[flow/config.mk]
export PLATFORM = sky130hd
export DESIGN_NAME = MIPS
export DESIGN_NICKNAME = MIPS
export VERILOG_FILES = /design/flow/design.v
export SDC_FILE = /design/flow/constraint.sdc
export NUM_CORES = 4
export LEC_CHECK = 0
export CAP_MARGIN = 20
export CORE_MARGIN = 2
export CORE_UTILIZATION = 66
export SETUP_SLACK_MARGIN = -1.3
export SLEW_MARGIN = 20
export TNS_END_PERCENT = 5
[flow/constraint.sdc]
create_clock -name core_clock -period 19.4 [get_ports {clk}]
set_input_delay 3.8800 -clock core_clock [delete_from_list [all_inputs] [get_ports {clk}]]
set_output_delay 3.8800 -clock core_clock [all_outputs]
set_load 0.01 [all_outputs]
[flow/design.v]
module alu (Output, CarryOut, zero, overflow, negative, BussA, BussB, ALUControl);
	input [31:0] BussA, BussB;
	input [1:0] ALUControl;
	output zero, overflow, negative, CarryOut;
	wire neg;
	output [31:0] Output;
	reg [31:0] Output;
	wire [31:0] CARRYOUT;
	wire[31:0] AddSubOut, XOROut;
	wire SLTOut;
	wire subtract;
	or (subtract, ALUControl[0], ALUControl[1]);
	assign CarryOut = CARRYOUT[31];
	wire muxOut;
	mux2to1 t1 (.in0(BussB[0]),.in1(~BussB[0]),.s(subtract),.out(muxOut));
	adder  f1 (.a(BussA[0]),.b(muxOut),.cin(subtract),.cout(CARRYOUT[0]),.s(AddSubOut[0]));
	genvar i;
	generate 
	for(i = 1; i < 32; i++) begin : eachAdder
			wire mOut;
			mux2to1 tm (.in0(BussB[i]),.in1(~BussB[i]),.s(subtract),.out(mOut));
			adder  fA (.a(BussA[i]),.b(mOut),.cin(CARRYOUT[i-1]),.cout(CARRYOUT[i]),.s(AddSubOut[i]));
		end
	endgenerate
	xor(overflow, CARRYOUT[31], CARRYOUT[30]);
	assign neg = AddSubOut[31];
	genvar j;
	generate
	for (j = 0; j < 32; j++) begin: eachXOR
			xor(XOROut[j], BussA[j], BussB[j]);
		end
	endgenerate
	xor (SLTOut, overflow, neg); 
	wire [3:0][31:0] outputArray;  
	assign outputArray[0] = AddSubOut;
	assign outputArray[1] = XOROut;
	assign outputArray[2] = AddSubOut;
	assign outputArray[3] = {{31{1'b0}}, SLTOut};
	mux32_4to32 m1(.in(outputArray),.s(ALUControl),.out(Output));
	assign negative = Output[31];
	genvar k;
   wire [30:0] rOut;
	or(rOut[0],Output[1],Output[0]);
	generate 
	for (k = 2; k < 32; k++) begin: eachor	
			or o1(rOut[k-1],rOut[k-2],Output[k]);
		end
	endgenerate
	not n1(zero,rOut[30]);
endmodule 
module adder(a,b,cin,cout,s);
	input a,b,cin;
	output cout,s;
	wire s1,c1,c2,c3;
	xor(s1,a,b);
	xor(s,cin,s1);
	and(c1,a,b);
	and(c2,b,cin);
	and(c3,a,cin);
	or(cout,c1,c2,c3);
endmodule 
module adder32 (Op1,Op2,Sum);
	input [29:0] Op1;
	input [29:0] Op2;
	output[29:0] Sum;	
	reg [29:0] CARRYOUT;
	adder  f1 (.a(Op1[0]),.b(Op2[0]),.cin(1'b0),.cout(CARRYOUT[0]),.s(Sum[0]));
	genvar i;
	generate 
	for(i = 1; i < 30; i++) begin : eachAdder
			wire mOut;
			adder  fA (.a(Op1[i]),.b(Op2[i]),.cin(CARRYOUT[i-1]),.cout(CARRYOUT[i]),.s(Sum[i]));
		end
	endgenerate
endmodule 
module mux2to1 (in0,in1, s,out);
	input  in0,in1;	
	input s;
	output out;
	wire [1:0] inOut;
	wire sNot;
	not (sNot, s);
	and a1 (inOut[0], in0, sNot);
	and a2 (inOut[1], in1, s);
	or o1 (out, inOut[0], inOut[1]);
endmodule
module f2oMux (in,s,out);
	input [3:0]in;
	input [1:0] s;    
	output out;
  wire aOut1, aOut2,aOut3,aOut4;
	and a1(aOut1,s[1],s[0],in[3]);
	and a2(aOut2,s[1],~s[0],in[2]);
	and a3(aOut3,~s[1],s[0],in[1]);
	and a4(aOut4,~s[1],~s[0],in[0]);
	or o1(out,aOut1,aOut2,aOut3,aOut4);
endmodule 
module s2oMux(in,s,out);
	input [15:0]in;
	input [3:0] s;
	reg [3:0] Output;	  
	output out;
	f2oMux m0 (in[3:0], s[1:0],Output[0]);
	f2oMux m1 (in[7:4], s[1:0],Output[1]);
	f2oMux m2 (in[11:8], s[1:0],Output[2]);
	f2oMux m3 (in[15:12], s[1:0],Output[3]);
	f2oMux m4 (Output, s[3:2],out);
endmodule 
module mux30_2to1(Input0, Input1, s,Out);
	input [29:0] Input0;
	input [29:0] Input1;
	input s;
	output [29:0] Out;
	genvar i;
	generate 
		for (i = 0; i<30; i++) begin: eachMux
			mux2to1 m2(.in0(Input0[i]),.in1(Input1[i]),.s(s),.out(Out[i]));
		end
	endgenerate 
endmodule
module mux32_2to1(Input0, Input1, s,Out);
	input [31:0] Input0;
	input [31:0] Input1;
	input s;
	output [31:0] Out;
	genvar i;
	generate 
		for (i = 0; i<32; i++) begin: eachMux
			mux2to1 m2(.in0(Input0[i]),.in1(Input1[i]),.s(s),.out(Out[i]));
		end
	endgenerate 
endmodule
module t2oMux (in,s,out);
	input [31:0] in;
	input [4:0] s;
	reg [1:0] Output;
	output out;
	s2oMux s0(in[15:0],s[3:0],Output[0]);
	s2oMux s1(in[31:16],s[3:0],Output[1]);
	reg aOut1,aOut2;
	and(aOut1,Output[1],s[4]);
	and(aOut2,Output[0],~s[4]);
	or o1(out,aOut1,aOut2);
endmodule 
module mux32_4to32(in,s,out);
	input reg[3:0][31:0]in;
	output [31:0]out;
	input [1:0] s;  
	wire  [31:0][3:0] tempArr;  
	genvar row, colm;
	generate
		for(row = 0; row < 4; row++) begin : eachR
			for(colm = 0; colm < 32; colm++) begin : eachS
				buf R(tempArr[colm][row], in[row][colm]);
			end
		end
	endgenerate
	genvar i;
	generate
		for(i = 0; i < 32; i++) begin : eachM
			f2oMux t0 (tempArr[i],s,out[i]);
		end
	endgenerate
endmodule 
module t2t2tot2Mux(arr,s,out);
	input reg[31:0][31:0]arr;
	output [31:0]out;
	input [4:0] s;  
	wire  [31:0][31:0] tempArr;  
	genvar row, colm;
	generate
		for(row = 0; row < 32; row++) begin : eachR
			for(colm = 0; colm < 32; colm++) begin : eachS
				buf R(tempArr[colm][row], arr[row][colm]);
			end
		end
	endgenerate
	genvar i;
	generate
		for(i = 0; i < 32; i++) begin : eachM
			t2oMux t0 (tempArr[i],s,out[i]);
		end
	endgenerate
endmodule 
module PipelineRegister (in, out, clk, reset);
	output reg [31:0] out;
	input [31:0] in;
	input reset, clk;
	always @(posedge clk)
	if (reset)
		out <= 32'b0;
	else
		out <= in;
endmodule
module PipelineImm (in, out, clk, reset);
	output reg [15:0] out;
	input [15:0] in;
	input reset, clk;
	always @(posedge clk)
	if (reset)
		out <= 16'b0;
	else
		out <= in;
endmodule
module PipelineExecute (in, out, clk, reset);
	output reg [9:0] out;
	input [9:0] in;
	input reset, clk;
	always @(posedge clk)
	if (reset)
		out <= 10'b0;
	else
		out <= in;
endmodule
module PipelineMemory (in, out, clk, reset);
	output reg [7:0] out;
	input [7:0] in;
	input reset, clk;
	always @(posedge clk)
	if (reset)
		out <= 8'b0;
	else
		out <= in;
endmodule
module PipelineWrite (in, out, clk, reset);
	output reg [5:0] out;
	input [5:0] in;
	input reset, clk;
	always @(posedge clk)
	if (reset)
		out <= 6'b0;
	else
		out <= in;
endmodule
module PipelineRegControls (in, out, clk, reset);
	output reg [19:0] out;
	input [19:0] in;
	input reset, clk;
	always @(posedge clk)
	if (reset)
		out <= 20'b0;
	else
		out <= in;
endmodule
module PipelineControls (in, out, clk, reset);
	output reg [10:0] out;
	input [10:0] in;
	input reset, clk;
	always @(posedge clk)
	if (reset)
		out <= 11'b0;
	else
		out <= in;
endmodule
module regfile (ReadData1, ReadData2, WriteData, ReadRegister1, ReadRegister2, WriteRegister, RegWrite, clk);
	input [4:0] ReadRegister1, ReadRegister2, WriteRegister;
	input RegWrite, clk;
	input [31:0] WriteData;
	output [31:0] ReadData1, ReadData2;	
	wire reset = 0;
	wire [31:0] SelectRegister;
	wire [31:0][31:0] routReg;
	wire [31:0] rawData1, rawData2;
	decoder5to32 d1(.in(WriteRegister), .out(SelectRegister), .enable(RegWrite));
	assign routReg[0] = 32'b0;
	genvar i;
	generate 
		for (i = 1;i <32;i++) begin: eachReg32
			reg32 register(.in(WriteData),.out(routReg[i]),.decoderOut(SelectRegister[i]),.reset(reset), .clk(clk));
		end
	endgenerate
   t2t2tot2Mux mux1(.arr(routReg),.s(ReadRegister1),.out(rawData1));
	t2t2tot2Mux mux2(.arr(routReg),.s(ReadRegister2),.out(rawData2));
	assign ReadData1 = (RegWrite && WriteRegister == ReadRegister1 && ReadRegister1 != 5'b00000) ? WriteData : rawData1;
	assign ReadData2 = (RegWrite && WriteRegister == ReadRegister2 && ReadRegister2 != 5'b00000) ? WriteData : rawData2;
endmodule
module reg32 (in, out, decoderOut,reset, clk);
	input reset,clk;
	input decoderOut;   
	input [31:0] in;  
	output reg [31:0] out;
	reg [31:0] d;
	genvar i;
	generate 
		for (i = 0;i <32;i++) begin: eachDff
			mux2to1 m1 (.in0(out[i]), .in1(in[i]),.s(decoderOut),.out(d[i]));
			D_FF dFF(.q(out[i]), .d(d[i]),.reset(reset), .clk(clk));
		end
	endgenerate
endmodule
 module D_FF (q, d, reset, clk);
	output reg q;
	input d, reset, clk;
	always @(posedge clk)
	if (reset)
		q <= 0;  
	else
		q <= d;  
endmodule
module decoder2to4 (in, out, enable);
	input [1:0] in;
	input enable;
	output [3:0]out;
	wire [1:0] notOut;
	not n1(notOut[1], in[1]);
	not n2(notOut[0], in[0]);
	and a0(out[0], enable, notOut[0], notOut[1]);
	and a1(out[1], enable, in[0], notOut[1]);
	and a2(out[2], enable, notOut[0], in[1]);
	and a3(out[3], enable, in[0], in[1]);
endmodule
module decoder3to8 (in,out,enable);
	input [2:0] in;
	input enable;
	output [7:0]out;
	wire [2:0] notOut;
	not n1(notOut[2], in[2]);
	not n2(notOut[1], in[1]);
	not n3(notOut[0], in[0]);
	and a0(out[0], enable, notOut[0], notOut[1], notOut[2]);
	and a1(out[1], enable, in[0], notOut[1],notOut[2]);
	and a2(out[2], enable, notOut[0], in[1],notOut[2]);
	and a3(out[3], enable, in[0], in[1], notOut[2]);
	and a4(out[4], enable, notOut[0],notOut[1],in[2]);
	and a5(out[5], enable, in[0],notOut[1],in[2]);
	and a6(out[6], enable, notOut[0], in[1], in[2]);
	and a7(out[7], enable, in[0], in[1], in[2]);
endmodule
module decoder5to32 (in, out, enable);
	input [4:0] in;
	input enable;
	output [31:0] out;
	wire [3:0] enableOut;
	decoder3to8 d1 (in[2:0], out[7:0], enableOut[0]);
	decoder3to8 d2 (in[2:0], out[15:8], enableOut[1]);
	decoder3to8 d3 (in[2:0], out[23:16], enableOut[2]);
	decoder3to8 d4 (in[2:0], out[31:24], enableOut[3]);
	decoder2to4 d5 (in[4:3], enableOut, enable);
endmodule
module Control (Instr, RegDst, WriteRegister, ALUSrc, MemToReg, RegWr, MemWr, Branch, 
						Jump, JR, ALUCntrl, ZeroExt, Rs, Rt, Rd, xRs, xRt, Imm16, TargetInstr);
	input [31:0] Instr;
	reg [5:0] Funct;
	reg [5:0] Opcode;
	output reg RegDst, ALUSrc, MemToReg, RegWr, MemWr, Branch, JR, ZeroExt, xRs, xRt;
	output reg Jump;
	output reg [1:0] ALUCntrl;
	output reg [4:0] Rs, Rt, Rd, WriteRegister;
	output reg [15:0] Imm16;
	output reg [25:0] TargetInstr;
	assign Rs = Instr[25:21];	
	assign Rt = Instr[20:16];
	assign Rd = Instr[15:11];
	assign Imm16 = Instr[15:0];
	assign TargetInstr = Instr[25:0];
	always @(*) begin
		Funct = Instr[5:0];
		Opcode = Instr[31:26];
		RegDst = 0;
		WriteRegister = 5'b00000;
		ALUSrc = 0;
		MemToReg = 0;
		RegWr = 0;
		MemWr = 0;
		Branch = 0;
		Jump = 0;
		ALUCntrl = 2'b00;
		JR = 0;
		ZeroExt = 0;
		xRs = 0;
		xRt = 0;
		if (Opcode == 6'b000000) begin
			case (Funct)
				6'b100000  : begin 
								 RegDst = 1;
								 WriteRegister = Rd; 
								 RegWr = 1; 
								 ALUCntrl = 2'b00;
							 end  
				6'b100010  : begin 
								 RegDst = 1; 
								 WriteRegister = Rd;
								 RegWr = 1;
								 ALUCntrl = 2'b10;
							 end  
				6'b001000  : begin
								 Jump = 1; 
								 JR = 1; 
								 xRt = 1; 
							 end  
				6'b101010  : begin 
								 RegDst = 1; 
								 WriteRegister = Rd;
								 RegWr = 1; 
								 ALUCntrl = 2'b11;
							 end  
				default;
			endcase
		end
		case (Opcode)
			6'b100011  : begin
							 WriteRegister = Rt;
							 ALUSrc = 1; 
							 MemToReg = 1; 
							 RegWr = 1; 
							 ALUCntrl = 2'b00;
							 xRt = 1; 
						 end  
			6'b101011  : begin 
							 ALUSrc = 1; 
							 MemWr = 1; 
							 ALUCntrl = 2'b00;
						 end  
			6'b000101  : begin 
							 Branch = 1; 
							 ALUCntrl = 2'b10;
						 end  
			6'b001110  : begin 
							 WriteRegister = Rt;
							 ALUSrc = 1; 
							 RegWr = 1; 
							 ALUCntrl = 2'b01;
							 ZeroExt = 1; 
							 xRt = 1;
						 end  
			6'b000010  : begin 
							 Jump = 1; 
							 JR = 0; 
							 xRs = 1;
							 xRt = 1; 
						 end  
			default;
		endcase
	end
endmodule
module Forward (Rs, Rt, xRs, xRt, PortA, PortB, DataA, DataB, ALUData, MemData, ForwardA, ForwardB);
	input xRs, xRt;
	input [4:0] Rs, Rt, PortA, PortB;
	input [31:0] DataA, DataB, ALUData, MemData;
	output reg [31:0] ForwardA, ForwardB;
	always @(*) begin
		if (Rs == 5'b00000)
			ForwardA = DataA;
		else if (Rs == PortA && !xRs)
			ForwardA = ALUData;
		else if (Rs == PortB && !xRs)
			ForwardA = MemData;
		else 
			ForwardA = DataA;
	end
	always @(*) begin
		if (Rt == 5'b00000)
			ForwardB = DataB;
		else if (Rt == PortA && !xRt)
			ForwardB = ALUData;
		else if (Rt == PortB && !xRt)
			ForwardB = MemData;
		else 
			ForwardB = DataB;
	end
endmodule
module AcceleratedBranch (DataA, DataB, Zero);
	input [31:0] DataA, DataB;
	output reg Zero;
	wire [31:0] Equivalency;
	wire [7:0] Equiv;
	wire [1:0] ZeroTest;
	assign Equivalency = DataA ^ DataB;
	always @(*) begin
		case(Equivalency)
			32'b0 : Zero = 1;
			default : Zero = 0;
		endcase
	end
endmodule
module CheckBranch (Opcode, AccBranch);
	input [5:0] Opcode;
	output AccBranch;
	wire [5:0] Branch;
	assign Branch = 6'b000101;
	wire [5:0] Cmp;
	genvar i;
	generate
		for (i = 0; i < 6; i++) begin : eachXor
			xor each_xor(Cmp[i], Opcode[i], Branch[i]);
		end
	endgenerate
	nor n(AccBranch, Cmp[0], Cmp[1], Cmp[2], Cmp[3], Cmp[4], Cmp[5]);
endmodule
module FetchUnit(Branch, Zero, Jump, JR, TargetInstr, Regrs, Imm16, Instr, Address, InstrIn, clk, reset);
	input Branch,Zero,JR, Jump, clk,reset;
	input [15:0] Imm16;
	input [25:0] TargetInstr;
	input [31:0] Regrs;
	output [31:0] Instr;	
	output [31:0] Address;
	input [31:0] InstrIn;
	wire [29:0] PC;
	wire [29:0] temp_PC;
	wire [29:0] Jumpaddress; 
	wire bez;
	and a1(bez, Branch, ~Zero);
	wire [29:0] immExtened; 
	wire [29:0] pcNew;
	assign Address[1:0] = 2'b0;
	mux30_2to1 mBez(.Input0({29'b0,1'b1}),.Input1({{14{Imm16[15]}},Imm16[15:0]}),
						 .s(bez),.Out(immExtened));
	adder32 ad1(.Op1(PC),.Op2(immExtened),.Sum(pcNew));
	mux30_2to1 mBJr(.Input0({PC[29:26], TargetInstr[25:0]}),
	                .Input1(Regrs[31:2]),.s(JR),.Out(Jumpaddress));
	mux30_2to1 mJump(.Input0(pcNew),.Input1(Jumpaddress),
						  .s(Jump),.Out(temp_PC));
   genvar i;
	generate
		for ( i = 0; i<30;i++) begin: eachDFF
			D_FF d(.q(PC[i]),.d(temp_PC[i]),.reset(reset),.clk(clk));
		end
	endgenerate
	assign Address [31:2] = PC[29:0]; 
	assign Instr = InstrIn;
endmodule 
module MIPS(clk, reset, imem_addr, imem_data, dmem_addr, dmem_wdata, dmem_we, dmem_rdata);
	input clk, reset;
	output [31:0] imem_addr;
	input [31:0] imem_data;
	output [31:0] dmem_addr, dmem_wdata;
	output dmem_we;
	input [31:0] dmem_rdata;
	wire [31:0] Instr;
	wire RegDst, ALUSrc, MemToReg, RegWr, MemWr, Branch, Jump, JR, ZeroExt, xRt, xRs, AccZero, AccBranch;
	wire [1:0] ALUCntrl;
	wire [4:0] Rs, Rt, Rd, WriteRegister;
	wire [31:0] WriteData;
	wire [31:0] ReadData1, ReadData2;
	wire [31:0] BussB;
	wire zero, overflow, CarryOut, negative;
	wire [15:0] Imm16;
	wire [31:0] Extended;
	wire [25:0] TargetInstr;
	wire [31:0] ForwardA, ForwardB;
	wire [31:0] p_Instr;
	wire [15:0] p_Imm16;
	wire p_AccBranch;
	wire ex_MemToReg, ex_RegWr, ex_MemWr;
	wire [1:0] ex_ALUCntrl;
	wire [4:0] ex_WriteRegister;
	wire [15:0] ex_Imm16;
	wire [31:0] ex_ReadData1, ex_ReadData2, ex_BussB;
	wire [31:0] ex_ALUOut;	
	wire mem_MemToReg, mem_RegWr, mem_MemWr;
	wire [4:0] mem_WriteRegister;
	wire [31:0] mem_ReadData2;
	wire [31:0] mem_ALUOut, mem_MemOut;
	wire wr_RegWr;
	wire [4:0] wr_WriteRegister;
	wire [31:0] wr_WriteData;
	FetchUnit Fetch1(.Branch(p_AccBranch), .Zero(AccZero), .Jump(Jump), .JR(JR), .TargetInstr(TargetInstr), 
						  .Regrs(ForwardA), .Imm16(p_Imm16), .Instr, .Address(imem_addr), .InstrIn(imem_data), .clk, .reset);
	CheckBranch CheckAccBranch(.Opcode(Instr[31:26]), .AccBranch);
   PipelineRegister InstrReg (.in(Instr), .out(p_Instr), .clk, .reset);
   PipelineImm Imm16Reg (.in(Instr[15:0]), .out(p_Imm16), .clk, .reset);
	D_FF BranchReg (.q(p_AccBranch), .d(AccBranch),.reset, .clk);
	regfile reg1(.ReadData1, .ReadData2, .WriteData(wr_WriteData), 
			  .ReadRegister1(Rs), .ReadRegister2(Rt), .WriteRegister(wr_WriteRegister),
			  .RegWrite(wr_RegWr), .clk(clk));
	Control cntrl (.Instr(p_Instr), .RegDst, .WriteRegister, .ALUSrc, .MemToReg, .RegWr, .MemWr, .Branch, 
						.Jump, .JR, .ALUCntrl, .ZeroExt, .Rs, .Rt, .Rd, .xRs, .xRt, .Imm16, .TargetInstr);
	Extend Ext1(.Imm16, .Extended, .Ext(ZeroExt));
	mux32_2to1 alusrc(.Input0(ForwardB),.Input1(Extended),.s(ALUSrc),.Out(BussB));
	Forward forCntrl (.Rs, .Rt, .xRs, .xRt, .PortA(ex_WriteRegister), .PortB(mem_WriteRegister), .DataA(ReadData1), 
							.DataB(ReadData2), .ALUData(ex_ALUOut), .MemData(WriteData), .ForwardA, .ForwardB);
	AcceleratedBranch BranchZero (.DataA(ForwardA), .DataB(ForwardB), .Zero(AccZero));
	PipelineRegister ReadReg1 (.in(ForwardA), .out(ex_ReadData1), .clk, .reset);
	PipelineRegister ReadReg2 (.in(ForwardB), .out(ex_ReadData2), .clk, .reset);
	PipelineRegister ALUBBussB (.in(BussB), .out(ex_BussB), .clk, .reset);
	PipelineExecute PipeExe (.in({MemToReg, RegWr, MemWr, ALUCntrl, WriteRegister}),
										 .out({ex_MemToReg, ex_RegWr, ex_MemWr, ex_ALUCntrl,
												ex_WriteRegister}), .clk, .reset);
	alu alu1(.Output(ex_ALUOut), .CarryOut, .zero, .overflow,
		 .negative, .BussA(ex_ReadData1), .BussB(ex_BussB), .ALUControl(ex_ALUCntrl));
	PipelineRegister ExeALUOut (.in(ex_ALUOut), .out(mem_ALUOut), .clk, .reset);
	PipelineRegister ExeDataB (.in(ex_ReadData2), .out(mem_ReadData2), .clk, .reset);
	PipelineMemory PipeMem (.in({ex_MemToReg, ex_RegWr, ex_MemWr, ex_WriteRegister}),
									.out({mem_MemToReg, mem_RegWr, mem_MemWr, mem_WriteRegister}), .clk, .reset);
   assign dmem_addr = mem_ALUOut;
   assign dmem_wdata = mem_ReadData2;
   assign dmem_we = mem_MemWr;
   assign mem_MemOut = dmem_rdata;
	mux32_2to1 mem2reg(.Input0(mem_ALUOut),.Input1(mem_MemOut), .s(mem_MemToReg),.Out(WriteData));
	PipelineRegister WriteReg (.in(WriteData), .out(wr_WriteData), .clk, .reset);
	PipelineWrite PipeWr (.in({mem_RegWr, mem_WriteRegister}), 
								 .out({wr_RegWr, wr_WriteRegister}), .clk, .reset);
endmodule
module Extend (Imm16, Extended, Ext);
	input [15:0] Imm16;
	input Ext;
	output reg [31:0] Extended;
	reg [31:0] SE, ZE;
	assign SE[31:0] = {{16{Imm16[15]}},Imm16[15:0]};
	assign ZE[31:0] = {16'b0,Imm16[15:0]};
	always @(*) begin
		case (Ext)
			0 : Extended = SE;
		   1 : Extended = ZE;
			default;
		endcase
	end
endmodule
[flow/run.sh]
#!/bin/bash
# the make line also repeats each setting of config.mk as NAME=value (left out here)
make -C /OpenROAD-flow-scripts/flow DESIGN_CONFIG=/design/flow/config.mk WORK_HOME=/design/flow/orfs CLKGATE_MAP_FILE= finish
==> flow_summary.ini, run 1 <==
; generated from flow reports
[status]
outcome = finished with violations
so.violations = setup timing

[hold_path]
hold-path-endpoint = ExeDataB.out[17]
hp-start = ReadReg2.out[17]
hold_path_depth = 1
min_path_type = register to register

[pwr]
p_sw_mw = 1.78
p_sw_share_pct = 26.9
vdd_drop_max_mv = 0.0914
p_comb_share_pct = 14.4
combinationalPower_uw = 955
power.clock.total_mw = 2.53
p_per_area_mw_per_mm2 = 97.3
power.leakage_nw = 22.7
top_power_group = registers
internal-power_mw = 4.84
seq_power_mw = 3.14
sequentialPowerShare_pct = 47.4
power_mw = 6.62
power.share.clock_pct = 38.2

[synth]
syn-cell-area_sq_mm = 0.0601
ys_cells = 4013
ys_area_sq_mm = 0.0601
ys_types = 89
syn_inst = 4013
ys_sh_mux_pct = 19.7
yosys_warnings = 17
synth.avg_cell_area_sq_um = 15.0
synth_flops = 1271
adder_share_pct = 1.98
common_cells = edfxtp_1 (992), mux4_2 (371), nor2_1 (307), dfxtp_1 (279), mux2i_1 (255)
top_area_cell = edfxtp_1
compound_area_share_pct = 7.36
edf_count = 992
async_reset_ff_share_pct = 0
simple_gate_area_share_pct = 6.72
most_common_cell = edfxtp_1
ys_top_logic_family = multiplexers
ys_seq_share_pct = 58.9
synthTopCellsByArea = edfxtp_1 (50%), mux4_2 (14%), dfxtp_1 (9.3%)
synth-xor-area-share_pct = 1.79
synth_top_flop_cell = edfxtp_1
yosysTopAreaCellShare_pct = 49.6

[route]
drc_errors = 0
avgViaCountPerCell = 7.83
first_pass_iters = 9
wirelength_um = 220000
antenna_left = 0
initialDrtViolationCount = 8413
via_count = 43000
wl_per_cell_um = 40.1

[final_timing]
max_freq_mhz = 43.5
holdWs_ns = 0.433
worst_pin_slew_ns = 1.26
slew_headroom_pct = 15.5
post-route-period-util_pct = 118
finalSetupViolCount = 11
layout_setup_ws_ns = -3.57
rsz0062_at_grt = true
hold_violations = 0
period_needed_ns = 22.97
fin_worst_skew_ns = 0.0409
slew_viol_final = 0
setup_tns_ns = -20.82

[clocking]
cts_tree = done
h-tree-depth = 4
root_buffer = clkbuf_16
cts_sinks = 1271
cts_buffers = 132
clkLatencyLatePin_ns = 0.77
clock_path_buffers = 3
hold_buffers = 0
clk_pin_slew_ns = 0.06

[grt]
overflow = 0
grt_pass1_vias = 42100
antenna_found_initial = 12
grt_first_pass_wirelength_um = 308000
grt_max_degree = 108
grt_use_total_pct = 47.2

[setup_path]
path_max_fanout = 4
crit_arrival_ns = 23.59
critPathKind = register to register
cp_top_family = adder cells
crit_path_end_kind = register
r2r_start = PipeExe.out[6]
slowest_delay_ns = 0.44
startpoint = PipeExe.out[6]
cp_slowest_cell = fa_2
r2r_setup_slack_ns = -3.57
cp-start-kind = register
r2r_cells = 78
path_buffers = 6
crit_cells = 78
worstPathRequired_ns = 20.02
crit_top_cell = fa_2

[cells_and_area]
final_nets = 4335
syn_to_final_growth_pct = 13.3
n_fill_cell = 5286
finalNonFillerCells = 5491

[floorplan]
die_w_um = 306
die_h_um = 306
ioPinCount = 163
coreArea_sq_mm = 0.0901
chipArea_sq_mm = 0.0934
fp-utilization_pct = 66.6
row_count = 110

[placed_design]
gp_congestion = 1.03
post-place-ws_ns = -5.28
dpl.cell_count = 5248
portBuffers = 160
dp_hpwl_um = 135000

[flow_run]
max_cap_viol_count = 0
openroad.warnings = 35
[per-layer routing]
| metal | GRT usage [%] | vias to the layer above | routed length (um) |
|---|---|---|---|
| li1 | - | 16200 | - |
| met1 | 58.8 | 21100 | 69900 |
| met2 | 67.8 | 4583 | 94800 |
| met3 | 18.5 | 1116 | 36000 |
| met4 | 34.2 | 12 | 19400 |
| met5 | 0 | - | 129 |
[area by class of cell]
type / instances / area (sq um) / area share (%)
Clock buffer: 159 / 3510 / 5.16
Antenna cell: 6 / 15.0 / 0.0221
Inverter: 30 / 114 / 0.167
Tap cell: 1176 / 1470 / 2.16
Clock inverter: 75 / 719 / 1.06
Multi-Input combinational cell: 2357 / 23200 / 34.0
Sequential cell: 1271 / 35400 / 52.1
Timing Repair Buffer: 417 / 3640 / 5.35
[metrics by stage]
stage          area [sq um]  utilization [%]
5_1_grt               68000             75.5
6_report              68100             75.5
4_1_cts               68000             75.4
3_5_place_dp          63600             70.6
2_1_floorplan         60200                -
3_3_place_gp          63600             70.6
[timing repair]
item	CTS	global route
pin swaps	32	14
endpoints found under the setup margin	9	9
buffers inserted	3	2
resized	36	6
==> run 2, diff against run 1 <==
Settings changed: ABC_AREA set to 1, CELL_PAD_IN_SITES_GLOBAL_PLACEMENT set to 0, CORE_UTILIZATION 66 to 70, CTS_CLUSTER_DIAMETER set to 326, GPL_ROUTABILITY_DRIVEN set to 1, HOLD_SLACK_MARGIN set to -0.09, MAX_ROUTING_LAYER set to met4, SETUP_SLACK_MARGIN -1.3 to unset, SLEW_MARGIN 20 to 25, TNS_END_PERCENT 5 to unset.
Clock period 19.4 ns to 19.5 ns, I/O delays scaled along.
==> run 2 against run 1 <==
  * Still fails the layout checks on setup timing
  * Routed wire length rose by 18%
  * Synthesized area rose by 6.6%
  * Non-clock buffer count fell by 38
  * Clock skew fell by 0.0044 ns
  * Final cell count rose by 66%
  * Critical path type unchanged
==> flow_summary.ini, run 2 <==
; generated from flow reports
[status]
outcome = finished with violations
so.violations = setup timing

[route]
wirelength_um = 259000
via_count = 62300
drc_errors = 0
first_pass_iters = 20
antenna_left = 0
avgViaCountPerCell = 6.84
initialDrtViolationCount = 14300
wl_per_cell_um = 28.4

[floorplan]
die_w_um = 306
ioPinCount = 163
die_h_um = 306
row_count = 110
coreArea_sq_mm = 0.0903
chipArea_sq_mm = 0.0939
fp-utilization_pct = 70.9

[clocking]
cts_buffers = 133
clk_pin_slew_ns = 0.06
cts_tree = done
hold_buffers = 0
clock_path_buffers = 3
root_buffer = clkbuf_16
h-tree-depth = 4
clkLatencyLatePin_ns = 0.81
cts_sinks = 1271

[synth]
synthTopCellsByArea = edfxtp_1 (47%), nand2_1 (14%), dfxtp_1 (8.7%)
ys_types = 51
synth_flops = 1271
ys_cells = 7786
compound_area_share_pct = 5.94
syn-cell-area_sq_mm = 0.0640
yosys_warnings = 17
common_cells = nand2_1 (2366), nor2_1 (1256), edfxtp_1 (992), nand3_1 (849), inv_1 (595)
syn_inst = 7786
edf_count = 992
synth-xor-area-share_pct = 0.602
adder_share_pct = 1.85
ys_seq_share_pct = 55.3
async_reset_ff_share_pct = 0
ys_sh_mux_pct = 0.0625
ys_top_logic_family = simple AND/OR/NAND/NOR gates
most_common_cell = nand2_1
yosysTopAreaCellShare_pct = 46.5
ys_area_sq_mm = 0.0640
synth_top_flop_cell = edfxtp_1
top_area_cell = edfxtp_1
simple_gate_area_share_pct = 29.0
synth.avg_cell_area_sq_um = 8.22

[grt]
overflow = 0
grt_use_met2_pct = 75.5
busiest_layer = met2
grt_max_degree = 172
grt_use_met3_pct = 25.5
antenna_found_initial = 18
grt_use_total_pct = 56.1
grt_use_met1_pct = 66.1
grt_first_pass_wirelength_um = 370000
grt_pass1_vias = 59300

[setup_path]
startpoint = PipeExe.out[5]
cp_slowest_cell = fa_2
r2r_cells = 85
cp_top_family = adder cells
crit_cells = 85
r2r_start = PipeExe.out[5]
path_buffers = 6
critPathKind = register to register
crit_path_end_kind = register
worstPathRequired_ns = 20.14
path_max_fanout = 4
crit_top_cell = fa_2
cp-start-kind = register
crit_arrival_ns = 23.17
slowest_delay_ns = 0.40
r2r_setup_slack_ns = -3.03

[pwr]
internal-power_mw = 4.74
p_comb_share_pct = 16.3
top_power_group = registers
sequentialPowerShare_pct = 46.0
power.share.clock_pct = 37.7
vdd_drop_max_mv = 0.0872
power.leakage_nw = 30.6
seq_power_mw = 3.08
power_mw = 6.69
p_sw_mw = 1.96
p_per_area_mw_per_mm2 = 93.8
power.clock.total_mw = 2.52
combinationalPower_mw = 1.09
p_sw_share_pct = 29.2

[cells_and_area]
n_fill_cell = 5719
logic_area_sq_mm = 0.0246
stdcell_area_sq_mm = 0.0714
syn_to_final_growth_pct = 11.5
register_area_sq_mm = 0.0354
final_nets = 7926

[placed_design]
gp_congestion = 1.06
portBuffers = 160
dp_hpwl_um = 148000
place_area_sq_mm = 0.0669

[hold_path]
hp-start = PipeExe.out[9]
hold-path-endpoint = PipeMem.out[7]
min_path_type = register to register
hold_path_depth = 2

[final_timing]
max_freq_mhz = 44.4
layout_setup_ws_ns = -3.03
fin_worst_skew_ns = 0.0364
finalSetupViolCount = 10
holdWs_ns = 0.398
hold_violations = 0
slew_viol_final = 0
period_needed_ns = 22.53
rsz0062_at_grt = true
worst_pin_slew_ns = 1.18
slew_headroom_pct = 21.4
setup_tns_ns = -16.62
post-route-period-util_pct = 116

[flow_run]
max_cap_viol_count = 0
openroad.warnings = 45
run 2: layer usage:
metal | wire (um) | share of wire (%) | vias up
li1 | - | - | 25300
met5 | 0 | 0 | -
met3 | 51000 | 20 | 2241
met1 | 78800 | 30 | 27900
met2 | 103000 | 40 | 6867
met4 | 26000 | 10 | 0
run 2: area by class of cell:
| class | count | share of cell area [%] |
|---|---|---|
| Clock inverter | 60 | 0.733 |
| Antenna cell | 22 | 0.0771 |
| Clock buffer | 182 | 5.15 |
| Inverter | 616 | 3.26 |
| Timing Repair Buffer | 379 | 4.67 |
| Tap cell | 1176 | 2.06 |
| Sequential cell | 1271 | 49.6 |
| Multi-Input combinational cell | 5399 | 34.4 |
run 2: what timing repair did:
item / CTS / global route
endpoints found under the setup margin: 11 / 12
buffers inserted: 5 / 1
gates resized: 13 / 23
pin swaps: 10 / 11
hold endpoints to repair: 0 / 0
run 2: through the flow:
stage          util, %  setup slack, ns  instances
2_1_floorplan        -            -2.01       7787
4_1_cts           78.9            -2.93       9082
6_report          79.0            -3.03       9105
3_5_place_dp      74.1            -3.15       8835
3_3_place_gp      74.1            -2.90       8835
5_1_grt           79.0            -3.50       9096
==> run 3, diff against run 2 <==
Settings changed: ABC_AREA 1 to unset, CORE_UTILIZATION 70 to 68, HOLD_SLACK_MARGIN -0.09 to 0.26.
==> run 3 against run 2 <==
  * Still fails the layout checks on setup timing
  * Critical path depth is 6 lower
  * Clock power is 3% lower
  * Synthesized area is 6.2% lower
  * Final area is 5.0% lower
  * Maximum frequency is 1.5% lower
  * Flip-flop count stayed put
  * Synthesized cell count is 48% lower
  * Die size is 3.4% lower
  * Combinational power is about 10% lower
  * Largest power group unchanged
  * Register-to-register slack worse by 0.35 ns
  * Routed wire length is 13% lower
==> flow_summary.ini, run 3 <==
; generated from flow reports
[status]
outcome = finished with violations
so.violations = setup timing

[synth]
ys_sh_mux_pct = 19.7
ys_types = 89
synth-xor-area-share_pct = 1.79
edf_count = 992
ys_cells = 4013
simple_gate_area_share_pct = 6.72
yosysTopAreaCellShare_pct = 49.6
yosys_warnings = 17
common_cells = edfxtp_1 (992), mux4_2 (371), nor2_1 (307), dfxtp_1 (279), mux2i_1 (255)
synth_top_flop_cell = edfxtp_1
syn-cell-area_sq_mm = 0.0601
ys_top_logic_family = multiplexers
async_reset_ff_share_pct = 0
adder_share_pct = 1.98
syn_inst = 4013
ys_area_sq_mm = 0.0601
synth_flops = 1271
ys_seq_share_pct = 58.9
synth.avg_cell_area_sq_um = 15.0
most_common_cell = edfxtp_1
compound_area_share_pct = 7.36
top_area_cell = edfxtp_1
synthTopCellsByArea = edfxtp_1 (50%), mux4_2 (14%), dfxtp_1 (9.3%)

[grt]
grt_use_met3_pct = 21.7
grt_max_degree = 134
overflow = 0
busiest_layer = met2
grt_first_pass_wirelength_um = 315000
grt_use_met2_pct = 71.4
grt_pass1_vias = 43500
grt_use_total_pct = 51.3
antenna_found_initial = 13
grt_use_met1_pct = 59.2

[floorplan]
row_count = 108
coreArea_sq_mm = 0.0872
fp-utilization_pct = 68.9
chipArea_sq_mm = 0.0907
die_w_um = 301
ioPinCount = 163
die_h_um = 301

[clocking]
cts_buffers = 121
cts_sinks = 1271
clock_path_buffers = 3
root_buffer = clkbuf_16
clkLatencyLatePin_ns = 0.74
cts_tree = done
h-tree-depth = 3
clk_pin_slew_ns = 0.07

[setup_path]
r2r_start = PipeExe.out[5]
crit_top_cell = fa_2
crit_arrival_ns = 23.49
r2r_cells = 79
path_buffers = 5
worstPathRequired_ns = 20.11
startpoint = PipeExe.out[5]
r2r_setup_slack_ns = -3.39
cp_top_family = adder cells
cp_slowest_cell = fa_2
cp-start-kind = register
crit_cells = 79
path_max_fanout = 4
crit_path_end_kind = register
slowest_delay_ns = 0.44
critPathKind = register to register

[route]
via_count = 44100
initialDrtViolationCount = 9091
wirelength_um = 226000
drc_errors = 0
wl_per_cell_um = 41.4
avgViaCountPerCell = 8.07
antenna_left = 0
first_pass_iters = 12

[final_timing]
rsz0062_at_grt = true
slew_viol_final = 0
max_freq_mhz = 43.7
slew_headroom_pct = 18.2
period_needed_ns = 22.89
worst_pin_slew_ns = 1.22
finalSetupViolCount = 10
hold_violations = 0
fin_worst_skew_ns = 0.0446
post-route-period-util_pct = 117
layout_setup_ws_ns = -3.39

[placed_design]
dpl.cell_count = 5218
portBuffers = 160
dp_hpwl_um = 134000
post-place-ws_ns = -4.73
place_area_sq_mm = 0.0635
gp_congestion = 0.998

[pwr]
p_sw_mw = 1.78
p_per_area_mw_per_mm2 = 96.2
seq_power_mw = 3.12
sequentialPowerShare_pct = 47.9
p_sw_share_pct = 27.3
top_power_group = registers
p_comb_share_pct = 14.7
power.share.clock_pct = 37.4
power.clock.total_mw = 2.44
combinationalPower_uw = 956
power.leakage_nw = 22.6
internal-power_mw = 4.74
power_mw = 6.52
vdd_drop_max_mv = 0.135

[flow_run]
openroad.warnings = 40
max_cap_viol_count = 0

[cells_and_area]
fin_util_pct = 77.8
stdcell_area_sq_mm = 0.0678
syn_to_final_growth_pct = 12.9
finalNonFillerCells = 5466
final_nets = 4314

[hold_path]
hp-start = PipeExe.out[9]
min_path_type = register to register
hold-path-endpoint = PipeMem.out[7]
hold_path_depth = 1
## run 3: repair_timing
item / in CTS / in global routing
pin swaps: 18 / 21
endpoints found under the setup margin: 11 / 12
resized: 19 / 11
buffers inserted: 3 / 0
hold buffers: 0 / 0
endpoints found under the hold margin: 0 / 0
## run 3: final cells by class
type	instances	area, sq um
clock inverter	71	678
inverter	30	114
timing repair buffer	407	3520
multi-input combinational	2357	23200
fill	4606	19400
antenna	20	50.0
clock buffer	155	3350
tap	1155	1450
sequential	1271	35400
## run 3: metal layers
metal / wire length [um] / share of wire (%)
met4: 22100 / 9.8
met2: 97200 / 43
met3: 39100 / 17
met5: 0 / 0
met1: 67900 / 30
## run 3: stage by stage
step / hold slack (ns) / TNS [ns]
global placement: 0.416 / -25.32
global route: 0.455 / -23.04
floorplan: 0.414 / -20.67
CTS: 0.434 / -18.68
detailed placement: 0.423 / -27.66
finish: 0.434 / -18.19
==> run 4, diff against run 3 <==
Settings changed: ABC_AREA set to 1, CAP_MARGIN 20 to 0, CELL_PAD_IN_SITES_DETAIL_PLACEMENT set to 1, CELL_PAD_IN_SITES_GLOBAL_PLACEMENT 0 to 2, CORE_ASPECT_RATIO set to 1.84, CORE_MARGIN 2 to 5, CORE_UTILIZATION 68 to 32, CTS_CLUSTER_DIAMETER 326 to 364, CTS_CLUSTER_SIZE set to 11, GPL_ROUTABILITY_DRIVEN 1 to 0, HOLD_SLACK_MARGIN 0.26 to 0.09, MAX_ROUTING_LAYER met4 to unset, MIN_ROUTING_LAYER set to met1, SLEW_MARGIN 25 to 20.
Clock period 19.5 ns to 17.2 ns, I/O delays scaled along.
==> run 4 against run 3 <==
  * Still fails the layout checks on setup timing
  * Clock power increased by 15%
  * Largest power group unchanged
  * Final cell count increased by 93%
  * Count of clock-buffer cells in the layout increased by 14
  * Worst setup slack got worse by 2.0 ns
  * Largest cell class unchanged
  * Critical path type unchanged
  * Maximum frequency increased by 1.3%
  * Register-to-register slack got worse by 2.0 ns
  * Synthesized cell count increased by 94%
  * Critical path depth increased by 8
  * Via count increased by 30%
  * Routed wire length increased by 50%
  * Sequential share of layout area decreased by 4.4 points
  * Final area increased by 9.0%
==> flow_summary.ini, run 4 <==
; generated from flow reports
[clocking]
clk_pin_slew_ns = 0.06
cts_sinks = 1271
cts_tree = done
clkLatencyLatePin_ns = 0.83
h-tree-depth = 4
root_buffer = clkbuf_16
clock_path_buffers = 4
hold_buffers = 0
cts_buffers = 141

[pwr]
top_power_group = registers
internal-power_mw = 5.33
p_comb_share_pct = 17.9
p_sw_share_pct = 30.5
p_per_area_mw_per_mm2 = 104
power_mw = 7.67
seq_power_mw = 3.50
combinationalPower_mw = 1.37
sequentialPowerShare_pct = 45.6
power.clock.total_mw = 2.81
power.leakage_nw = 31.2
power.share.clock_pct = 36.6
vdd_drop_max_mv = 0.0657
p_sw_mw = 2.34

[setup_path]
r2r_setup_slack_ns = -5.39
startpoint = PipeExe.out[5]
crit_cells = 87
cp-start-kind = register
r2r_cells = 87
worstPathRequired_ns = 17.87
cp_slowest_cell = fa_2
r2r_start = PipeExe.out[5]
slowest_delay_ns = 0.42
crit_path_end_kind = register
path_max_fanout = 3
path_buffers = 7
cp_top_family = adder cells
critPathKind = register to register
crit_arrival_ns = 23.26
crit_top_cell = fa_2

[synth]
compound_area_share_pct = 5.94
ys_types = 51
synth-xor-area-share_pct = 0.602
syn_inst = 7786
synth_flops = 1271
yosys_warnings = 17
ys_seq_share_pct = 55.3
most_common_cell = nand2_1
simple_gate_area_share_pct = 29.0
ys_sh_mux_pct = 0.0625
ys_cells = 7786
synth_top_flop_cell = edfxtp_1
synthTopCellsByArea = edfxtp_1 (47%), nand2_1 (14%), dfxtp_1 (8.7%)
yosysTopAreaCellShare_pct = 46.5
ys_top_logic_family = simple AND/OR/NAND/NOR gates
common_cells = nand2_1 (2366), nor2_1 (1256), edfxtp_1 (992), nand3_1 (849), inv_1 (595)
top_area_cell = edfxtp_1
syn-cell-area_sq_mm = 0.0640
ys_area_sq_mm = 0.0640
synth.avg_cell_area_sq_um = 8.22
edf_count = 992
adder_share_pct = 1.85
async_reset_ff_share_pct = 0

[grt]
grt_first_pass_wirelength_um = 465000
busiest_layer = met2
antenna_found_initial = 10
grt_use_met2_pct = 59.8
grt_use_total_pct = 31.5
overflow = 0
grt_use_met3_pct = 3.20
grt_pass1_vias = 59900
grt_use_met1_pct = 33.5
grt_max_degree = 125

[cells_and_area]
final_nets = 8065
syn_to_final_growth_pct = 15.4
fin_util_pct = 37.2

[final_timing]
setup_tns_ns = -48.08
slew_headroom_pct = 24.2
hold_violations = 0
post-route-period-util_pct = 131
holdWs_ns = 0.401
fin_worst_skew_ns = 0.0569
finalSetupViolCount = 17
layout_setup_ws_ns = -5.39
worst_pin_slew_ns = 1.14
period_needed_ns = 22.59
max_freq_mhz = 44.3
rsz0062_at_grt = true
slew_viol_final = 0

[route]
first_pass_iters = 7
via_count = 57200
antenna_left = 0
wirelength_um = 340000
wl_per_cell_um = 32.3
avgViaCountPerCell = 5.42
initialDrtViolationCount = 4153
drc_errors = 0

[status]
outcome = finished with violations
so.violations = setup timing

[placed_design]
portBuffers = 160
dp_hpwl_um = 218000
post-place-ws_ns = -5.82

[floorplan]
fp-utilization_pct = 32.2
chipArea_sq_mm = 0.210
ioPinCount = 163
die_w_um = 340
die_h_um = 617
coreArea_sq_mm = 0.199
row_count = 222

[hold_path]
hold_path_depth = 2
hold-path-endpoint = ExeDataB.out[24]
min_path_type = register to register
hp-start = ReadReg2.out[24]

[flow_run]
max_cap_viol_count = 0
openroad.warnings = 36
[run 4: stage by stage]
step | cell area [sq um] | cells
6_report | 73900 | 10600
5_1_grt | 73900 | 10500
4_1_cts | 73800 | 10500
3_5_place_dp | 70000 | 10400
3_3_place_gp | 70000 | 10400
2_1_floorplan | 64200 | 7787
[run 4: area by class of cell]
class | instances | area (sq um)
multi-input cells | 5399 | 24600
fillers | 23400 | 125000
well taps | 2576 | 3220
clock inverters | 2 | 23.8
clock buffers | 169 | 3740
diodes | 9 | 22.5
inverters | 616 | 2340
repair buffers | 510 | 4510
flip-flops and latches | 1271 | 35400
[run 4: routing by layer]
metal / share of wire [%] / wire, um / vias up
met1: 36 / 123000 / 29300
li1: - / - / 25500
met3: 3.8 / 13000 / 706
met4: 7.4 / 25100 / 0
met5: 0 / 0 / -
met2: 53 / 179000 / 1689
[run 4: what timing repair did]
action                                  in CTS  in global routing
setup buffers                                2                  1
endpoints found under the setup margin      19                 19
pin swaps                                   13                 17
endpoints found under the hold margin        0                  0
gates resized                               30                  9
==> run 5, diff against run 4 <==
Settings changed: ABC_AREA 1 to unset, CAP_MARGIN 0 to 20, CELL_PAD_IN_SITES_DETAIL_PLACEMENT 1 to 0, CELL_PAD_IN_SITES_GLOBAL_PLACEMENT 2 to unset, CORE_ASPECT_RATIO 1.84 to 1.25, CORE_MARGIN 5 to 6, CORE_UTILIZATION 32 to 60, CTS_CLUSTER_DIAMETER 364 to unset, CTS_CLUSTER_SIZE 11 to 80, GPL_ROUTABILITY_DRIVEN 0 to unset, GPL_TIMING_DRIVEN set to 1, HOLD_SLACK_MARGIN 0.09 to unset, MAX_ROUTING_LAYER set to met4, MIN_ROUTING_LAYER met1 to met2, PLACE_DENSITY_LB_ADDON set to 0.06, SETUP_SLACK_MARGIN set to 5.0.
Clock period 17.2 ns to 32.0 ns, I/O delays scaled along.
==> run 5 against run 4 <==
  * The run now fails in global routing
  * Die size down 49%
  * Synthesized area down 6.2%
  * Synthesized cell count down 48%
==> flow_summary.ini, run 5 <==
; implementation run metrics
[placed_design]
portBuffers = 160
gp_congestion = 1.09
dp_hpwl_um = 150000
place_area_sq_mm = 0.0629

[synth]
ys_types = 89
compound_area_share_pct = 7.36
top_area_cell = edfxtp_1
synth-xor-area-share_pct = 1.79
ys_cells = 4013
ys_seq_share_pct = 58.9
yosys_warnings = 17
syn-cell-area_sq_mm = 0.0601
ys_area_sq_mm = 0.0601
ys_sh_mux_pct = 19.7
yosysTopAreaCellShare_pct = 49.6
common_cells = edfxtp_1 (992), mux4_2 (371), nor2_1 (307), dfxtp_1 (279), mux2i_1 (255)
simple_gate_area_share_pct = 6.72
synth_flops = 1271
synth_top_flop_cell = edfxtp_1
async_reset_ff_share_pct = 0
ys_top_logic_family = multiplexers
most_common_cell = edfxtp_1
syn_inst = 4013
edf_count = 992
synth.avg_cell_area_sq_um = 15.0
adder_share_pct = 1.98
synthTopCellsByArea = edfxtp_1 (50%), mux4_2 (14%), dfxtp_1 (9.3%)

[floorplan]
fp-utilization_pct = 60.6
die_h_um = 366
coreArea_sq_mm = 0.0991
chipArea_sq_mm = 0.108
row_count = 129
die_w_um = 295
ioPinCount = 163

[status]
outcome = aborted with a tool error
lastStage = global routing
tool.error = [ERROR GRT-0116] Global routing finished with congestion. Check the congestion regions in the DRC Viewer.

[grt]
overflow = 10
grt_use_total_pct = 73.1

[clocking]
cts_sinks = 1271
h-tree-depth = 3
root_buffer = clkbuf_16
clock_path_buffers = 3
cts_buffers = 120
[run 5: timing repair]
item	in CTS
pin swaps	4
setup buffers	2
endpoints found under the setup margin	3
gates cloned	1
hold buffers	0
resized	10
[run 5: metrics by stage]
step	setup slack, ns	hold slack, ns	cells	util [%]
floorplan	6.25	0.414	4014	-
global placement	4.18	0.417	5281	63.4
detailed placement	4.16	0.426	5281	63.4
CTS	5.00	0.433	5510	67.8
[run 5: layer usage]
metal | GRT usage (%) | overflow
met5 | - | -
met4 | 53.6 | 0
met3 | 80.1 | 10
met2 | 77.7 | 0
met1 | - | -
==> run 6, diff against run 5 <==
Settings changed: CELL_PAD_IN_SITES_DETAIL_PLACEMENT 0 to unset, CORE_ASPECT_RATIO 1.25 to unset, CORE_MARGIN 6 to 2, CORE_UTILIZATION 60 to 15, CTS_CLUSTER_SIZE 80 to unset, GPL_TIMING_DRIVEN 1 to unset, MAX_ROUTING_LAYER met4 to unset, MIN_ROUTING_LAYER met2 to unset, PLACE_DENSITY_LB_ADDON 0.06 to unset, SETUP_SLACK_MARGIN 5.0 to unset.
Clock period 32.0 ns to 28.7 ns, I/O delays scaled along.
==> run 6 against run 5 <==
  * Die size went up to 3.8 times the previous value
  * Synthesized cell count stayed put
  * Synthesized area stayed put
  * The run now finishes clean
==> flow_summary.ini, run 6 <==
; generated from flow reports
[synth]
synthTopCellsByArea = edfxtp_1 (50%), mux4_2 (14%), dfxtp_1 (9.3%)
adder_share_pct = 1.98
edf_count = 992
async_reset_ff_share_pct = 0
compound_area_share_pct = 7.36
synth_flops = 1271
ys_top_logic_family = multiplexers
ys_seq_share_pct = 58.9
yosys_warnings = 17
most_common_cell = edfxtp_1
yosysTopAreaCellShare_pct = 49.6
syn_inst = 4013
syn-cell-area_sq_mm = 0.0601
common_cells = edfxtp_1 (992), mux4_2 (371), nor2_1 (307), dfxtp_1 (279), mux2i_1 (255)
top_area_cell = edfxtp_1
ys_types = 89
synth.avg_cell_area_sq_um = 15.0
synth_top_flop_cell = edfxtp_1
synth-xor-area-share_pct = 1.79
ys_cells = 4013
simple_gate_area_share_pct = 6.72
ys_area_sq_mm = 0.0601
ys_sh_mux_pct = 19.7

[cells_and_area]
syn_to_final_growth_pct = 20.7
logic_area_sq_mm = 0.0229
stdcell_area_sq_mm = 0.0725
fin_util_pct = 18.2
final_nets = 4243
finalNonFillerCells = 9498
n_fill_cell = 42900
register_area_sq_mm = 0.0354

[final_timing]
worst_pin_slew_ns = 1.24
rsz0062_at_grt = false
finalSetupViolCount = 0
post-route-period-util_pct = 94.3
slew_headroom_pct = 17.4
max_freq_mhz = 37.0
period_needed_ns = 27.05
setup_tns_ns = 0
layout_setup_ws_ns = 1.65
fin_worst_skew_ns = 0.0484
hold_violations = 0
slew_viol_final = 0

[route]
via_count = 41000
wirelength_um = 237000
initialDrtViolationCount = 6461
wl_per_cell_um = 24.9
antenna_left = 0
avgViaCountPerCell = 4.32
drc_errors = 0
first_pass_iters = 6

[setup_path]
startpoint = PipeExe.out[5]
r2r_cells = 77
cp-start-kind = register
critPathKind = register to register
worstPathRequired_ns = 29.38
slowest_delay_ns = 0.63
crit_cells = 77
path_buffers = 4
path_max_fanout = 15
cp_top_family = adder cells
crit_top_cell = fa_1
cp_slowest_cell = dfxtp_1
r2r_setup_slack_ns = 1.65
crit_arrival_ns = 27.73
r2r_start = PipeExe.out[5]
crit_path_end_kind = register

[clocking]
cts_tree = done
cts_setup_buffers = 0
clkLatencyLatePin_ns = 0.82
cts_buffers = 138
hold_buffers = 0
cts_sinks = 1271
clk_pin_slew_ns = 0.06
clock_path_buffers = 3
root_buffer = clkbuf_16
h-tree-depth = 4
cts_resized = 0

[hold_path]
hold_path_depth = 1
min_path_type = register to register
hp-start = ReadReg2.out[31]
hold-path-endpoint = ExeDataB.out[31]

[floorplan]
die_w_um = 637
chipArea_sq_mm = 0.405
die_h_um = 637
row_count = 232
fp-utilization_pct = 15.1
coreArea_sq_mm = 0.399
ioPinCount = 163

[grt]
overflow = 0
antenna_found_initial = 17
grt_pass1_vias = 40600
grt_first_pass_wirelength_um = 326000
grt_max_degree = 108
grt_use_total_pct = 11.2

[pwr]
seq_power_mw = 2.11
power.share.clock_pct = 39.9
power.leakage_nw = 22.5
p_per_area_mw_per_mm2 = 62.7
combinationalPower_uw = 620
top_power_group = registers
p_sw_mw = 1.26
sequentialPowerShare_pct = 46.4
p_sw_share_pct = 27.8
vdd_drop_max_mv = 0.0433
p_comb_share_pct = 13.6
power.clock.total_mw = 1.82
internal-power_mw = 3.28

[placed_design]
gp_congestion = 0.912
post-place-ws_ns = 1.82
portBuffers = 160
dp_hpwl_um = 151000
dpl.cell_count = 9242
place_area_sq_mm = 0.0678

[status]
outcome = no timing/DRC/antenna violations

[flow_run]
max_cap_viol_count = 0
openroad.warnings = 30
-- run 6: through the flow --
step                hold WS, ns  total power [mW]
floorplan                 0.414              2.47
global placement          0.419              2.74
detailed placement        0.422              2.75
CTS                       0.436              4.55
global route              0.452              4.66
finish                    0.431              4.55
-- run 6: area by class of cell --
class	count	share of cell area (%)
multi-input combinational	2357	31.6
timing repair buffer	319	3.89
clock buffer	170	5.00
clock inverter	84	1.40
tap	5265	9.09
inverter	30	0.157
antenna	2	0.00691
sequential	1271	48.9
-- run 6: layer usage --
| metal | vias to the layer above | share of wire (%) | wire [um] | GRT usage (%) |
|---|---|---|---|---|
| li1 | 16000 | - | - | - |
| met1 | 21300 | 37 | 88400 | 14.2 |
| met2 | 3078 | 45 | 105000 | 17.4 |
| met3 | 652 | 12 | 29000 | 3.13 |
| met4 | 10 | 5.8 | 13700 | 5.53 |
| met5 | - | 0.031 | 74 | 0 |
==> run 7, diff against run 6 <==
Settings changed: ABC_AREA set to 0, CAP_MARGIN 20 to 25, CELL_PAD_IN_SITES_DETAIL_PLACEMENT set to 2, CELL_PAD_IN_SITES_GLOBAL_PLACEMENT set to 3, CORE_MARGIN 2 to 10, CORE_UTILIZATION 15 to 42, CTS_CLUSTER_DIAMETER set to 119, GPL_ROUTABILITY_DRIVEN set to 1, GPL_TIMING_DRIVEN set to 1, HOLD_SLACK_MARGIN set to 0.26, MAX_ROUTING_LAYER set to met4, MIN_ROUTING_LAYER set to met1, PLACE_DENSITY_LB_ADDON set to 0.25, SLEW_MARGIN 20 to 40, TNS_END_PERCENT set to 15.
Clock period 28.7 ns to 23.6 ns, I/O delays scaled along.
==> run 7 against run 6 <==
  * Via count increased by 1.5%
  * Non-clock buffer count increased by 73
  * Worst setup slack got worse by 1.3 ns
  * Register-to-register slack lost 1.3 ns
==> flow_summary.ini, run 7 <==
; generated from flow reports
[status]
outcome = no timing/DRC/antenna violations

[synth]
synth_top_flop_cell = edfxtp_1
edf_count = 992
ys_top_logic_family = multiplexers
ys_area_sq_mm = 0.0601
ys_seq_share_pct = 58.9
adder_share_pct = 1.98
synthTopCellsByArea = edfxtp_1 (50%), mux4_2 (14%), dfxtp_1 (9.3%)
simple_gate_area_share_pct = 6.72
async_reset_ff_share_pct = 0
syn_inst = 4013
ys_sh_mux_pct = 19.7
synth_flops = 1271
synth-xor-area-share_pct = 1.79
yosysTopAreaCellShare_pct = 49.6
most_common_cell = edfxtp_1
syn-cell-area_sq_mm = 0.0601
common_cells = edfxtp_1 (992), mux4_2 (371), nor2_1 (307), dfxtp_1 (279), mux2i_1 (255)
top_area_cell = edfxtp_1
compound_area_share_pct = 7.36
ys_types = 89
yosys_warnings = 17
ys_cells = 4013
synth.avg_cell_area_sq_um = 15.0

[cells_and_area]
final_nets = 4323
syn_to_final_growth_pct = 15.2

[hold_path]
hp-start = ReadReg2.out[22]
min_path_type = register to register
hold_path_depth = 1
hold-path-endpoint = ExeDataB.out[22]

[pwr]
p_comb_share_pct = 14.7
seq_power_mw = 2.56
power.clock.total_mw = 2.20
sequentialPowerShare_pct = 45.8
power.leakage_nw = 22.8
power.share.clock_pct = 39.5
vdd_drop_max_mv = 0.0791
p_per_area_mw_per_mm2 = 80.6
internal-power_mw = 4.04
combinationalPower_uw = 821
top_power_group = registers
p_sw_share_pct = 27.6
p_sw_mw = 1.54

[floorplan]
fp-utilization_pct = 42.4
die_h_um = 398
ioPinCount = 163
chipArea_sq_mm = 0.159
row_count = 138
die_w_um = 398
coreArea_sq_mm = 0.142

[grt]
grt_use_total_pct = 33.1
antenna_found_initial = 13
grt_max_degree = 114
overflow = 0
grt_first_pass_wirelength_um = 360000
grt_pass1_vias = 43700

[placed_design]
dp_hpwl_um = 167000
gp_congestion = 0.939
portBuffers = 160

[final_timing]
slew_headroom_pct = 35.7
holdWs_ns = 0.433
fin_worst_skew_ns = 0.0258
hold_violations = 0
rsz0062_at_grt = true
period_needed_ns = 23.26
post-route-period-util_pct = 98.6
max_freq_mhz = 43.0
setup_tns_ns = 0
worst_pin_slew_ns = 0.957
finalSetupViolCount = 0
slew_viol_final = 0

[setup_path]
worstPathRequired_ns = 24.26
crit_arrival_ns = 23.92
crit_cells = 79
startpoint = PipeExe.out[5]
slowest_delay_ns = 0.44
r2r_setup_slack_ns = 0.34
path_buffers = 7
cp_slowest_cell = fa_2
cp_top_family = adder cells
path_max_fanout = 4
critPathKind = register to register
crit_top_cell = fa_2
crit_path_end_kind = register
r2r_cells = 79
r2r_start = PipeExe.out[5]
cp-start-kind = register

[clocking]
root_buffer = clkbuf_16
cts_sinks = 1271
clkLatencyLatePin_ns = 0.80
clock_path_buffers = 3
cts_tree = done
hold_buffers = 0
cts_buffers = 145
clk_pin_slew_ns = 0.07
h-tree-depth = 4

[flow_run]
openroad.warnings = 30
max_cap_viol_count = 0

[route]
via_count = 41600
drc_errors = 0
initialDrtViolationCount = 5372
antenna_left = 0
wl_per_cell_um = 41.7
first_pass_iters = 6
wirelength_um = 259000
avgViaCountPerCell = 6.70
-- run 7: layer usage --
layer	vias to the layer above	part of all wire, %	track usage, %
met5	-	0	-
met1	22200	38	40.9
met2	2617	47	51.4
met3	642	9.1	6.48
met4	0	6.0	17.3
li1	16200	-	-
-- run 7: area by class of cell --
type	count	area [sq um]
antenna	13	32.5
clock buffer	190	3960
clock inverter	69	517
fill	13100	72600
inverter	30	116
multi-input combinational	2357	23200
sequential	1271	35400
tap	1890	2360
timing repair buffer	392	3590
-- run 7: metrics by stage --
step | total power [mW] | setup WS (ns) | cell area (sq um) | std cells | util, %
global placement | 3.38 | -0.814 | 64200 | 5927 | 45.3
finish | 5.58 | 0.340 | 69200 | 6212 | 48.8
CTS | 5.58 | 0.0142 | 69000 | 6196 | 48.7
global route | 5.73 | -0.220 | 69200 | 6211 | 48.8
floorplan | 3.01 | 0.00975 | 60200 | 4014 | -
detailed placement | 3.40 | -1.09 | 64500 | 5935 | 45.5
-- run 7: timing repair --
| action | CTS | global route |
|---|---|---|
| resized | 22 | 11 |
| endpoints found under the hold margin | 0 | 0 |
| setup buffers | 2 | 0 |
| endpoints found under the setup margin | 3 | 2 |
| pin swaps | 9 | 19 |
==> run 8, diff against run 7 <==
Settings changed: ABC_AREA 0 to unset, CAP_MARGIN 25 to 20, CELL_PAD_IN_SITES_DETAIL_PLACEMENT 2 to unset, CELL_PAD_IN_SITES_GLOBAL_PLACEMENT 3 to 0, CORE_MARGIN 10 to 2, CORE_UTILIZATION 42 to 68, CTS_CLUSTER_DIAMETER 119 to 326, GPL_TIMING_DRIVEN 1 to unset, MIN_ROUTING_LAYER met1 to unset, PLACE_DENSITY set to 0.64, PLACE_DENSITY_LB_ADDON 0.25 to unset, SETUP_SLACK_MARGIN set to 3.43, SLEW_MARGIN 40 to 25, TNS_END_PERCENT 15 to unset.
Clock period 23.6 ns to 13.4 ns, I/O delays scaled along.
==> run 8 against run 7 <==
  * The flow now stops in global routing
  * Synthesized area unchanged
  * Die size down 43%
  * Synthesized cell count unchanged
==> flow_summary.ini, run 8 <==
; implementation run metrics
[floorplan]
die_h_um = 301
die_w_um = 301
ioPinCount = 163
row_count = 108
coreArea_sq_mm = 0.0872
fp-utilization_pct = 68.9
chipArea_sq_mm = 0.0907

[synth]
ys_top_logic_family = multiplexers
yosysTopAreaCellShare_pct = 49.6
edf_count = 992
async_reset_ff_share_pct = 0
ys_seq_share_pct = 58.9
yosys_warnings = 17
ys_area_sq_mm = 0.0601
compound_area_share_pct = 7.36
synth.avg_cell_area_sq_um = 15.0
common_cells = edfxtp_1 (992), mux4_2 (371), nor2_1 (307), dfxtp_1 (279), mux2i_1 (255)
synth-xor-area-share_pct = 1.79
syn_inst = 4013
simple_gate_area_share_pct = 6.72
synthTopCellsByArea = edfxtp_1 (50%), mux4_2 (14%), dfxtp_1 (9.3%)
most_common_cell = edfxtp_1
ys_cells = 4013
ys_sh_mux_pct = 19.7
ys_types = 89
adder_share_pct = 1.98
syn-cell-area_sq_mm = 0.0601
synth_top_flop_cell = edfxtp_1
top_area_cell = edfxtp_1
synth_flops = 1271

[status]
outcome = aborted with a tool error
lastStage = global routing

[placed_design]
place_area_sq_mm = 0.0699
dp_hpwl_um = 160000
portBuffers = 160
gp_congestion = 1.08

[clocking]
cts_buffers = 130
clock_path_buffers = 3
root_buffer = clkbuf_16
h-tree-depth = 4
cts_sinks = 1271
-- run 8: what timing repair did --
action | CTS
endpoints found under the setup margin | 67
hold buffers | 0
setup buffers | 8
cloned | 0
pin swaps | 39
resized | 65
-- run 8: stage by stage --
step / worst slack (ns) / instances / hold WS (ns)
2_1_floorplan: -10.10 / 4014 / 0.414
3_3_place_gp: -10.62 / 5941 / 0.416
3_5_place_dp: -10.97 / 5942 / 0.424
4_1_cts: -9.76 / 6180 / 0.444
Power figures rest on the tool's default switching activity, not on a simulated workload.
